## job 8489
Design adpll_ctr, start of the top module:
module adpll_ctr
   (
    input                     rst,
    input                     clk,
    input                     valid,
    input [5-1:0] address,
    input [26-1:0] wdata,
    input                     wstrb,
    output [1:0]              rdata,
    output reg                ready,
    input                     data_mod,  
    output                    dco_pd,
    output reg [1:0]          dco_osc_gain,
    output [4:0]              dco_c_l_rall,
    output [4:0]              dco_c_l_row,
    output [4:0]              dco_c_l_col,
    output [15:0]             dco_c_m_rall,
    output [15:0]             dco_c_m_row,
    output [15:0]             dco_c_m_col,
    output [15:0]             dco_c_s_rall,
    output [15:0]             dco_c_s_row,
    output [15:0]             dco_c_s_col,
    output                    tdc_pd,
    output                    tdc_pd_inj,
    output reg [2:0]          tdc_ctr_freq,
    input [6:0]               tdc_ripple_count,
    input [15:0]              tdc_phase
    );
   always @(posedge clk, posedge rst) begin
     if (rst)
  ...
For scale: ~5700 cells after synthesis, about 180 I/O pins, roughly 46000 sq um of cells after synthesis.
==> flow/config.mk <==
export PLATFORM = sky130hd
export DESIGN_NAME = adpll_ctr
export DESIGN_NICKNAME = adpll_ctr
export VERILOG_FILES = /design/flow/design.v
export SDC_FILE = /design/flow/constraint.sdc
export NUM_CORES = 4
export LEC_CHECK = 0
export CAP_MARGIN = 20
export CORE_MARGIN = 2
export CORE_UTILIZATION = 71
export CTS_CLUSTER_DIAMETER = 255
export MAX_ROUTING_LAYER = met4
export PLACE_DENSITY = 0.6
export SETUP_SLACK_MARGIN = 5.0
export SLEW_MARGIN = 20
==> flow/constraint.sdc <==
create_clock -name core_clock -period 40.0 [get_ports {clk}]
set_input_delay 8.0000 -clock core_clock [delete_from_list [all_inputs] [get_ports {clk}]]
set_output_delay 8.0000 -clock core_clock [all_outputs]
set_load 0.01 [all_outputs]
run.sh (not shown) runs the stock make flow with config.mk's settings and CLKGATE_MAP_FILE=.
Flow for job 8489 halted at global routing (5_1_grt), error code GRT-0229.
Input-level comparison between job 3537 and job 8489:
Settings: SETUP_SLACK_MARGIN: 5.0 -> unset; CTS_CLUSTER_DIAMETER: 255 -> unset; CORE_UTILIZATION: 71 -> 35; MAX_ROUTING_LAYER: met4 -> unset; the clock period (ns, I/O delays scaled along): 40.0 -> 39.3.
Notes after the runs:
- The flow ended early for job 8489: it failed with a tool error in global routing (5_1_grt).
- Job 3537 was carried through to the last stage, and its layout satisfied the timing, design-rule and antenna checks.
- [compare] base=job 8489 new=job 3537: number of buffers inserted during clock tree synthesis increased by 9.3% relative to the old numbers; post-placement cell area increased by 4.1% relative to the old numbers; area fraction in full adders, half adders and majority gates closely matched the old numbers.
- Against job 8489, job 3537 reports a cell row count that is higher.
- Changes observed in job 3537 relative to job 8489: floorplan-stage core utilization down 36 points, compound-gate portion of the synthesized area flat, yosys stat chip area flat.
- HPWL after detailed placement on job 3537 is behind job 8489.
- From job 8489 to job 3537 the numbers moved as follows: number of distinct standard cells referenced by the synthesized netlist held; die size up about 100%.
Input changes introduced in job 5835 (baseline for comparison: job 3537):
Settings: changing CORE_UTILIZATION from 35 to 65; setting TNS_END_PERCENT to 5 for the first time; setting MAX_ROUTING_LAYER to met4 for the first time; removing PLACE_DENSITY (formerly 0.6); changing the clock period (ns, I/O delays scaled along) from 39.3 to 32.3.
==> comparison <==
Job 5835 finished all stages; layout check result: FAIL, due to negative setup slack. Relative to job 3537, final cell count has increased by about 1.8% in job 5835. Measured against job 5835, the buffer count excluding the clock tree in the final layout of job 3537 comes out at 0.30 times the reference value. Going from job 3537 to job 5835, the worst stage delay on the critical path was found to have gone down by 0.04 ns. The global-route total usage across every layer in job 5835 sits 25 points above the value recorded for job 3537. Job 5835 leaves less setup margin than job 3537. Max final-stage net count across job 5835 and job 3537: job 5835. In the metrics for job 5835 and job 3537, the one carrying the higher buffering stage count on the worst path with inverters included is job 5835.
--- input diff job 5835..job 6997 ---
Settings: removing MAX_ROUTING_LAYER (formerly met4); changing CORE_UTILIZATION from 65 to 58; setting SETUP_SLACK_MARGIN to 5.0 for the first time; changing the clock period (ns, I/O delays scaled along) from 32.3 to 21.8.
==> comparison <==
Diff job 6997..job 5835 | number of sinks on the clock net | unchanged
Relative to job 5835, the number of post-CTS setup repair buffers measured on job 6997 has increased by more than 100%.
The final-stage net count in job 6997 was higher than what job 5835 gave.
From job 6997 to job 5835, port buffer count did not move at all.
Summary of job 6997 over job 5835: met3 wire length decreased about 16%; final cell count higher.
Job 5835 -> job 6997: final instance area increased by a little under 10%
From the logs: job 6997 reached the end of the flow and failed the layout checks with negative setup slack.
What job 9749 does differently from job 6997 at the input level:
Settings: CORE_UTILIZATION changed from 58 to 65; SETUP_SLACK_MARGIN removed (was 5.0); the clock period (ns, I/O delays scaled along) changed from 21.8 to 27.4.
Results
- Job 9749: GRT-0232 in global routing (5_1_grt) -> run aborted
- Re number of gates resized after cts: job 6997 and job 9749 aren't equal, and the higher value belongs to job 6997.
- Floorplan check, job 9749 vs job 6997: die outline smaller in job 9749
- Delta (job 9749 minus job 6997): number of setup buffers added after CTS moved down; overall die width moved down.
- Die span in y for job 9749: 5.5% down relative to job 6997
What job 5353 does differently from job 9749 at the input level:
Settings: SETUP_SLACK_MARGIN now 5.0, previously not set; CORE_UTILIZATION now 66, was 65; MAX_ROUTING_LAYER now met4, previously not set; the clock period (ns, I/O delays scaled along) now 29.9, was 27.4.
Notes after the runs:
- FAIL job 5353 @ global routing (5_1_grt): tool exited with error
- Comparing job 5353 and job 9749, the lower post-CTS setup-driven buffer insertion count is on job 9749.
- Job 9749 and job 5353 ended up with roughly the same cell count after synthesis.
- Sort job 5353 and job 9749 by cell row count, descending, and job 9749 comes first.
- Against job 9749, total die size in job 5353 came out better.
- Job 5353 against job 9749: horizontal die dimension lost 0.75%; number of resized instances in the post-cts repair step shows an increase of 325; final weighted congestion in routability-driven placement rose by 4.2%.

========
Starting RTL as in the previous note.
Settings: LEC_CHECK=0, CAP_MARGIN=20, CORE_MARGIN=2, CORE_UTILIZATION=72, CTS_CLUSTER_DIAMETER=41, CTS_CLUSTER_SIZE=15, PLACE_DENSITY=0.38, SETUP_SLACK_MARGIN=3.51, SLEW_MARGIN=20; clock period 12.1 ns.
The first run failed in detailed placement (3_5_place_dp).
Next try:
Settings changed: CORE_UTILIZATION 72 to 40, CTS_CLUSTER_DIAMETER 41 to default, CTS_CLUSTER_SIZE 15 to default, PLACE_DENSITY 0.38 to 0.6, SETUP_SLACK_MARGIN 3.51 to default.
Clock period 12.1 ns to 40.0 ns, I/O delays scaled along.
Effect: Now the flow ran to the end with no violations; die size rises by well over a third; area after synthesis is unchanged; synthesized cell count does not change.
Next try:
Settings changed: ABC_AREA from default to 1, CELL_PAD_IN_SITES_GLOBAL_PLACEMENT from default to 3, CORE_MARGIN 2 to 8, CORE_UTILIZATION 40 to 41, MAX_ROUTING_LAYER from default to met4, PLACE_DENSITY 0.6 to 0.54, TNS_END_PERCENT from default to 40.
What happened:
- first-iteration DRC count is lower by 25%
- final area came out lower by 8.4%
- global-route usage went down by 0.13 points
- die size fell by 2.4%
- via count is lower by 4.6%
Next try:
Settings changed: ABC_AREA 1 to default, CELL_PAD_IN_SITES_GLOBAL_PLACEMENT 3 to default, CORE_MARGIN 8 to 2, CORE_UTILIZATION 41 to 65, PLACE_DENSITY 0.54 to 0.6, TNS_END_PERCENT 40 to default.
Clock period 40.0 ns to 25.0 ns, I/O delays scaled along.
Now the flow aborted during global routing (5_1_grt) with GRT-0232.
Die size is lower by 37%.
Synthesized area is higher by 7.6%.
Synthesized cell count is lower by 10%.
Next try:
Settings changed: CORE_UTILIZATION 65 to 70, SETUP_SLACK_MARGIN from default to -0.25.
Clock period 25.0 ns to 31.2 ns, I/O delays scaled along.
Outcome: The new run failed in global routing (5_1_grt) on GRT-0116. Area after synthesis is unchanged. Die size went down by 7.0%. Synthesized cell count stays the same.

========
Setup of yarrow:
Starting RTL as in the previous note.
## adpll_ctr
module adpll_ctr
   (
    input                     rst,
    input                     clk,
    input                     valid,
    input [5-1:0] address,
    input [26-1:0] wdata,
    input                     wstrb,
    output [1:0]              rdata,
    output reg                ready,
    input                     data_mod,  
    output                    dco_pd,
    output reg [1:0]          dco_osc_gain,
    output [4:0]              dco_c_l_rall,
    output [4:0]              dco_c_l_row,
    output [4:0]              dco_c_l_col,
    output [15:0]             dco_c_m_rall,
    output [15:0]             dco_c_m_row,
    output [15:0]             dco_c_m_col,
    output [15:0]             dco_c_s_rall,
    output [15:0]             dco_c_s_row,
    output [15:0]             dco_c_s_col,
    output                    tdc_pd,
    output                    tdc_pd_inj,
    output reg [2:0]          tdc_ctr_freq,
    input [6:0]               tdc_ripple_count,
    input [15:0]              tdc_phase
    );
Settings: LEC_CHECK=0, ABC_AREA=1, CAP_MARGIN=20, CELL_PAD_IN_SITES_GLOBAL_PLACEMENT=2, CORE_ASPECT_RATIO=0.85, CORE_MARGIN=3, CORE_UTILIZATION=41, CTS_CLUSTER_DIAMETER=322, GPL_ROUTABILITY_DRIVEN=0, MAX_ROUTING_LAYER=met5, PLACE_DENSITY=0.54, SETUP_SLACK_MARGIN=0.12, SLEW_MARGIN=20, TNS_END_PERCENT=30; clock period 70.7 ns.
### yarrow -> raven
Settings: clearing CTS_CLUSTER_DIAMETER, which used to be 322; clearing GPL_ROUTABILITY_DRIVEN, which used to be 0; swapping 3 for 2 in CORE_MARGIN; clearing MAX_ROUTING_LAYER, which used to be met5; clearing TNS_END_PERCENT, which used to be 30; clearing CELL_PAD_IN_SITES_GLOBAL_PLACEMENT, which used to be 2; clearing CORE_ASPECT_RATIO, which used to be 0.85; clearing ABC_AREA, which used to be 1; clearing PLACE_DENSITY, which used to be 0.54; clearing SETUP_SLACK_MARGIN, which used to be 0.12; swapping 41 for 58 in CORE_UTILIZATION; swapping 70.7 for 32.3 in the clock period (ns, I/O delays scaled along).
Findings:
From the logs: raven reached the end of the flow and failed the layout checks with setup timing. Diff yarrow -> raven: total global routing overflow saw little to no change; met2 wire length saw an increase. Measured against yarrow, the number of instances in the synthesized netlist of raven comes out at 0.896 times the reference value. yarrow → raven: global routing usage on met3 rose 4.8 points; signed area change from the synthesized netlist to the final layout rose 21 points; combinational share of cell area fell 0.79 points. Relative to yarrow, the initial antenna violation count of raven is lower by 4. Worst hold slack across all endpoints on raven is ahead of yarrow.

========
Starting RTL as in the previous note.
clock: 32.3 ns
lec_check: 0
cap_margin: 20
core_margin: 2
core_utilization: 68
cts_cluster_diameter: 283
max_routing_layer: met4
setup_slack_margin: 4.58
slew_margin: 20
tns_end_percent: 5
The starting point never finished: it broke off in global routing.
==> next run, changes <==
CORE_UTILIZATION = 58   (was 68)
CTS_CLUSTER_DIAMETER = not set   (was 283)
MAX_ROUTING_LAYER = not set   (was met4)
PLACE_DENSITY = 0.6   (was not set)
SETUP_SLACK_MARGIN = not set   (was 4.58)
clock period = 31.1 ns   (was 32.3 ns; I/O delays follow)
What happened:
- This time the run completed and failed the layout checks on setup timing
- die area goes up by 17%
- synthesized area does not change
- synthesized cell count does not change
==> next run, changes <==
CORE_UTILIZATION = 67   (was 58)
HOLD_SLACK_MARGIN = -0.09   (was not set)
MAX_ROUTING_LAYER = met4   (was not set)
The new run died in global routing (GRT-0232).
Area after synthesis does not change.
Synthesized cell count is unchanged.
Die size falls by about 13%.
==> next run, changes <==
CORE_UTILIZATION = 10   (was 67)
HOLD_SLACK_MARGIN = not set   (was -0.09)
MAX_ROUTING_LAYER = not set   (was met4)
TNS_END_PERCENT = not set   (was 5)
clock period = 58.8 ns   (was 31.1 ns; I/O delays follow)
Now the flow produced a clean layout.
Synthesized cell count does not change.
Die size goes up to 6.6 times its value.
Area after synthesis is unchanged.

========
## before
Starting RTL as in the previous note.
export LEC_CHECK = 0
export CAP_MARGIN = 20
export CORE_MARGIN = 2
export CORE_UTILIZATION = 72
export CTS_CLUSTER_DIAMETER = 41
export CTS_CLUSTER_SIZE = 15
export PLACE_DENSITY = 0.38
export SETUP_SLACK_MARGIN = 3.47
export SLEW_MARGIN = 20
create_clock -name core_clock -period 12.1 [get_ports {clk}]
detailed placement (3_5_place_dp): before exited with error
Changes in after relative to before:
diff --git a/flow/config.mk b/flow/config.mk
--- a/flow/config.mk
+++ b/flow/config.mk
@@ -10,5 +10,2 @@
-export CORE_UTILIZATION = 72
-export CTS_CLUSTER_DIAMETER = 41
-export CTS_CLUSTER_SIZE = 15
-export PLACE_DENSITY = 0.38
-export SETUP_SLACK_MARGIN = 3.47
+export CORE_UTILIZATION = 70
+export SETUP_SLACK_MARGIN = 3.12
==> flow/constraint.sdc <==
create_clock -name core_clock -period 12.9 [get_ports {clk}]
set_input_delay 2.5800 -clock core_clock [delete_from_list [all_inputs] [get_ports {clk}]]
set_output_delay 2.5800 -clock core_clock [all_outputs]
set_load 0.01 [all_outputs]
### Flow results
- after terminated abnormally: clock tree synthesis (4_1_cts) reported DPL-0038.
- Count of input and output buffers of after is on par with before.
- From before to after the numbers moved as follows: share of synthesized area occupied by flip-flops and latches held; core area shows an increase of 2.6%; global placement routability congestion dropped about 1.7%; gate count of the mapped netlist has remained practically unchanged.
- after: die outline width is 1.4% higher than what before reported.
- Total die size: before and after compared, higher one is after
- Summary — chip height, after relative to before: higher, by 1.4%.

========
adpll_ctr again, from the RTL that the note above started with.
clock: 34.9 ns
lec_check: 0
cap_margin: 20
cell_pad_in_sites_global_placement: 0
core_margin: 2
core_utilization: 56
gpl_routability_driven: 1
gpl_timing_driven: 0
place_density: 0.37
setup_slack_margin: -2.0
slew_margin: 30
tns_end_percent: 55
The baseline finished but failed the layout checks on negative setup slack.
==> next run, changes <==
- CELL_PAD_IN_SITES_GLOBAL_PLACEMENT: 0 -> unset
- CORE_UTILIZATION: 56 -> 68
- GPL_ROUTABILITY_DRIVEN: 1 -> unset
- GPL_TIMING_DRIVEN: 0 -> unset
- MAX_ROUTING_LAYER: unset -> met4
- PLACE_DENSITY: 0.37 -> unset
- SETUP_SLACK_MARGIN: -2.0 -> unset
- SLEW_MARGIN: 30 -> 20
- TNS_END_PERCENT: 55 -> 80
- clock period: 34.9 -> 32.3 ns (I/O delays scaled with it)
Result: The changed run did not get past global routing (5_1_grt) (GRT-0232); area after synthesis stays the same; die area shrinks by about 17%; synthesized cell count stays the same.
==> next run, changes <==
- CAP_MARGIN: 20 -> 0
- CORE_UTILIZATION: 68 -> 71
- PLACE_DENSITY: unset -> 0.67
- TNS_END_PERCENT: 80 -> 5
- The changed run ended with an error in global routing (5_1_grt), error GRT-0232
- synthesized area stays the same
- die area goes down by 4.2%
- synthesized cell count does not change
==> next run, changes <==
- CAP_MARGIN: 0 -> 5
- CTS_CLUSTER_DIAMETER: unset -> 297
- PLACE_DENSITY: 0.67 -> 0.6
- TNS_END_PERCENT: 5 -> unset
- clock period: 32.3 -> 21.8 ns (I/O delays scaled with it)
Effect: With this change the flow stopped in clock tree synthesis (4_1_cts). Area after synthesis does not change. Synthesized cell count stays the same. Die size does not change.

========
run 1:
adpll_ctr again, from the RTL that the note above started with.
Settings: LEC_CHECK=0, CAP_MARGIN=20, CORE_MARGIN=2, CORE_UTILIZATION=71, HOLD_SLACK_MARGIN=-0.1, MAX_ROUTING_LAYER=met4, PLACE_DENSITY=0.64, SLEW_MARGIN=20, TNS_END_PERCENT=5; clock period 32.3 ns.
Run 1 is listed as incomplete: the tool reported an error in global routing (5_1_grt) and the run ended there.
#### Input delta (run 2 over run 1)
# run 1
export LEC_CHECK = 0
export CAP_MARGIN = 20
export CORE_MARGIN = 2
export CORE_UTILIZATION = 71
export HOLD_SLACK_MARGIN = -0.1
export MAX_ROUTING_LAYER = met4
export PLACE_DENSITY = 0.64
export SLEW_MARGIN = 20
export TNS_END_PERCENT = 5
create_clock -name core_clock -period 32.3 [get_ports {clk}]
# run 2
export LEC_CHECK = 0
export CAP_MARGIN = 5
export CORE_MARGIN = 2
export CORE_UTILIZATION = 71
export MAX_ROUTING_LAYER = met4
export PLACE_DENSITY = 0.6
export SLEW_MARGIN = 20
create_clock -name core_clock -period 19.7 [get_ports {clk}]
==> comparison <==
Run 2 did not run to completion, as it errored out during clock tree synthesis (4_1_cts). Reported for run 1 and run 2, floorplan-stage core utilization turned out identical to the last digit. Re post-synthesis cell count from yosys: no difference whatsoever between run 2 and run 1. Count of library flops with an enable pin: run 1 vs run 2 identical. Diff run 2..run 1 | number of distinct standard cells referenced by the synthesized netlist | unchanged. | synthesized netlist cell count | run 1 vs run 2 | ≈ equal |. Re simple-gate portion of the synthesized area: no difference whatsoever between run 1 and run 2. Max count of placed standard cells including taps across run 1 and run 2: run 2. Post-detailed-placement cell area up about 7% in run 2 wrt run 1. Looking at run 1 and run 2, the synthesized area divided by synthesized cell count is a wash.
Input-level comparison between run 3 and run 2:
# run 2
export LEC_CHECK = 0
export CAP_MARGIN = 5
export CORE_MARGIN = 2
export CORE_UTILIZATION = 71
export MAX_ROUTING_LAYER = met4
export PLACE_DENSITY = 0.6
export SLEW_MARGIN = 20
create_clock -name core_clock -period 19.7 [get_ports {clk}]
# run 3
export LEC_CHECK = 0
export CAP_MARGIN = 20
export CORE_MARGIN = 2
export CORE_UTILIZATION = 68
export MAX_ROUTING_LAYER = met4
export PLACE_DENSITY = 0.6
export SETUP_SLACK_MARGIN = 5.0
export SLEW_MARGIN = 20
create_clock -name core_clock -period 40.0 [get_ports {clk}]
## What came out
Run 3 vs run 2: instance area at placement down in run 3. Run 3 vs run 2, die size went up by 0.0029 mm². Summary of run 3 over run 2: post-synthesis chip area from yosys essentially unchanged; final weighted congestion in routability-driven placement saw a decrease. Status | run 3 and run 2 | clean except run 2. Run 2 is listed as incomplete: the tool reported an error in clock tree synthesis (4_1_cts) and the run ended there.
Input-level comparison between run 4 and run 3:
# run 3
export LEC_CHECK = 0
export CAP_MARGIN = 20
export CORE_MARGIN = 2
export CORE_UTILIZATION = 68
export MAX_ROUTING_LAYER = met4
export PLACE_DENSITY = 0.6
export SETUP_SLACK_MARGIN = 5.0
export SLEW_MARGIN = 20
create_clock -name core_clock -period 40.0 [get_ports {clk}]
# run 4
export LEC_CHECK = 0
export CAP_MARGIN = 20
export CORE_MARGIN = 2
export CORE_UTILIZATION = 40
export PLACE_DENSITY = 0.6
export SLEW_MARGIN = 20
create_clock -name core_clock -period 39.3 [get_ports {clk}]
### Flow results
Diff run 3 -> run 4 | width of the die | up by more than a quarter
Run 3 → run 4: area inside the core boundary increased 0.047 mm²; number of standard cells in the layout, taps in and fillers out increased 415; sequential share of cell area increased 1.6 points; worst hold slack essentially unchanged; met1 layer wirelength in the final routing increased 7.8%.
Run 4 gives less final routed wirelength across all metal layers than run 3 did.
Lower met2 wire length among run 3 and run 4: run 4
